v23:
## fir_filter
module fir_filter
#(
    parameter NUM_ELEMENTS = 7
)
(
    input clk,
    input rst,
    input [ 7 : 0 ] weight_data,
    input [ 2 : 0 ] weight_idx,
    input weight_valid,
    output weight_ready,
    input [ 7 : 0 ] input_data,
    input input_valid,
    output input_ready,
    output [ 15 : 0 ] output_data,
    input output_ready,
    output output_valid
);
Size: roughly 1900 cells after synthesis, roughly 110 flip-flops, ~43 I/O pins, ~19000 µm² of cells after synthesis.
==> flow/config.mk <==
export PLATFORM = sky130hd
export DESIGN_NAME = fir_filter
export DESIGN_NICKNAME = fir_filter
export VERILOG_FILES = /design/flow/design.v
export SDC_FILE = /design/flow/constraint.sdc
export NUM_CORES = 4
export LEC_CHECK = 0
export CAP_MARGIN = 20
export CELL_PAD_IN_SITES_GLOBAL_PLACEMENT = 2
export CORE_ASPECT_RATIO = 1.41
export CORE_MARGIN = 2
export CORE_UTILIZATION = 43
export CTS_CLUSTER_DIAMETER = 152
export GPL_ROUTABILITY_DRIVEN = 0
export HOLD_SLACK_MARGIN = -0.01
export MAX_ROUTING_LAYER = met4
export MIN_ROUTING_LAYER = met2
export SETUP_SLACK_MARGIN = 1.75
export SLEW_MARGIN = 0
export TNS_END_PERCENT = 40
==> flow/constraint.sdc <==
create_clock -name core_clock -period 6.55 [get_ports {clk}]
set_input_delay 1.3100 -clock core_clock [delete_from_list [all_inputs] [get_ports {clk}]]
set_output_delay 1.3100 -clock core_clock [all_outputs]
set_load 0.01 [all_outputs]
run.sh (not shown) runs the stock make flow with config.mk's settings and CLKGATE_MAP_FILE=.
The layout from v23, despite a flow that completed every stage, fails the layout checks, with the failing checks listed as negative setup slack.
#### Input delta (v17 over v23)
==> flow/config.mk <==
export PLATFORM = sky130hd
export DESIGN_NAME = fir_filter
export DESIGN_NICKNAME = fir_filter
export VERILOG_FILES = /design/flow/design.v
export SDC_FILE = /design/flow/constraint.sdc
export NUM_CORES = 4
export LEC_CHECK = 0
export CAP_MARGIN = 20
export CORE_MARGIN = 2
export CORE_UTILIZATION = 71
export CTS_CLUSTER_DIAMETER = 221
export SLEW_MARGIN = 20
==> flow/constraint.sdc <==
create_clock -name core_clock -period 10.5 [get_ports {clk}]
set_input_delay 2.1000 -clock core_clock [delete_from_list [all_inputs] [get_ports {clk}]]
set_output_delay 2.1000 -clock core_clock [all_outputs]
set_load 0.01 [all_outputs]
Findings:
v23 -> stages 100% | layout checks FAIL | negative setup slack
v17 completed every stage of the flow, and the final layout passed the timing, design-rule and antenna checks.
Final non-filler cell area down about 10% in v17 wrt v23
Relative to v23, leakage power has decreased by 9.8% in v17.
[v17] tap cell count fell 39% relative to v23
Compared with v23, v17 shows worst setup slack higher by 2.44 ns.
On number of buffers inserted to repair setup after CTS: between v17 and v23, it ends up lower for v17.
Relative to v17, the following input files were edited for v16:
--- a/flow/config.mk
+++ b/flow/config.mk
@@ -8,5 +8,5 @@
 export CAP_MARGIN = 20
 export CORE_MARGIN = 2
-export CORE_UTILIZATION = 71
-export CTS_CLUSTER_DIAMETER = 221
+export CORE_UTILIZATION = 59
+export SETUP_SLACK_MARGIN = 2.29
 export SLEW_MARGIN = 20
==> flow/constraint.sdc <==
create_clock -name core_clock -period 7.94 [get_ports {clk}]
set_input_delay 1.5880 -clock core_clock [delete_from_list [all_inputs] [get_ports {clk}]]
set_output_delay 1.5880 -clock core_clock [all_outputs]
set_load 0.01 [all_outputs]
[summary]
Ran to the end and failed final checks on negative setup slack: v16. Re utilization: v16 and v17 aren't equal, and the lower value belongs to v16. For v17, the critical path's slowest cell was clkdlybuf4s50_1, unlike v16, where it was fa_2. Routed wire length ended up 2800 µm higher on v16 than on v17. v16 vs. v17: power dissipated by switching net loads went up; portion of the clock cycle consumed by the worst path in the final layout has increased; final setup slack of the worst path dropped 1.38 ns; clock tree skew after final layout held. v16 falls short of v17 in wire length of the first global-routing pass. The final reports for v16 and v17 show area growth from synthesis to layout higher in the former. Against v17 as the reference, v16 delivers a higher total power.
Relative to v16, the following input files were edited for v4:
--- a/flow/config.mk
+++ b/flow/config.mk
@@ -8,5 +8,5 @@
 export CAP_MARGIN = 20
 export CORE_MARGIN = 2
-export CORE_UTILIZATION = 59
-export SETUP_SLACK_MARGIN = 2.29
+export CORE_UTILIZATION = 64
 export SLEW_MARGIN = 20
+export TNS_END_PERCENT = 5
==> flow/constraint.sdc <==
create_clock -name core_clock -period 9.99 [get_ports {clk}]
set_input_delay 1.9980 -clock core_clock [delete_from_list [all_inputs] [get_ports {clk}]]
set_output_delay 1.9980 -clock core_clock [all_outputs]
set_load 0.01 [all_outputs]
[summary]
v4 went all the way through synthesis, placement and routing and the layout is clean on timing, DRC and antenna. As far as number of logic inverters in the finished layout goes, v4 and v16 are indistinguishable; the numbers are identical. In the flow results for v16 and v4, the post-route fraction of the period consumed by the critical path is larger on v16. Comparing v4 against v16, there is no change at all in number of hold-slack violations in the final timing report. Taking v16 as the reference, in v4 core utilization went down; routed metal-1 wirelength lower. v4 against v16: wire length decreased 2.3%, wire length of the first global-routing pass went down, worst setup skew after layout up 0.0048 ns, full die area shrank by 2500 µm². Switching power: v4 < v16.
[inputs] v37 vs v4
--- a/flow/config.mk
+++ b/flow/config.mk
@@ -8,5 +8,4 @@
 export CAP_MARGIN = 20
 export CORE_MARGIN = 2
-export CORE_UTILIZATION = 64
+export CORE_UTILIZATION = 20
 export SLEW_MARGIN = 20
-export TNS_END_PERCENT = 5
==> flow/constraint.sdc <==
create_clock -name core_clock -period 11.4 [get_ports {clk}]
set_input_delay 2.2800 -clock core_clock [delete_from_list [all_inputs] [get_ports {clk}]]
set_output_delay 2.2800 -clock core_clock [all_outputs]
set_load 0.01 [all_outputs]
==> results <==
The area added between synthesis and finish number comes out lower for v4 vs v37.
[diff] wire length, v37 relative to v4: improvement
v37 against v4: clock network power share has remained practically unchanged; tap cell instance count went up; area after synthesis did not really move; insertion delay to the later sink of the worst-skew pair up 0.02 ns; first-pass GRT wire length moved down.
Standby leakage power went down by a few percent going from v4 to v37.
--- input diff v37..v18 ---
--- a/flow/config.mk
+++ b/flow/config.mk
@@ -8,4 +8,4 @@
 export CAP_MARGIN = 20
 export CORE_MARGIN = 2
-export CORE_UTILIZATION = 20
+export CORE_UTILIZATION = 40
 export SLEW_MARGIN = 20
==> flow/constraint.sdc <==
create_clock -name core_clock -period 13.0 [get_ports {clk}]
set_input_delay 2.6000 -clock core_clock [delete_from_list [all_inputs] [get_ports {clk}]]
set_output_delay 2.6000 -clock core_clock [all_outputs]
set_load 0.01 [all_outputs]
Results
Going from v37 to v18, register share of the cell area grows by 0.55 points.
Per the comparison of v18 with v37, relative contribution of the clock network to total power moved down; register-to-register slack moved up; design area moved down.
Power and IR drop assume default switching activity.
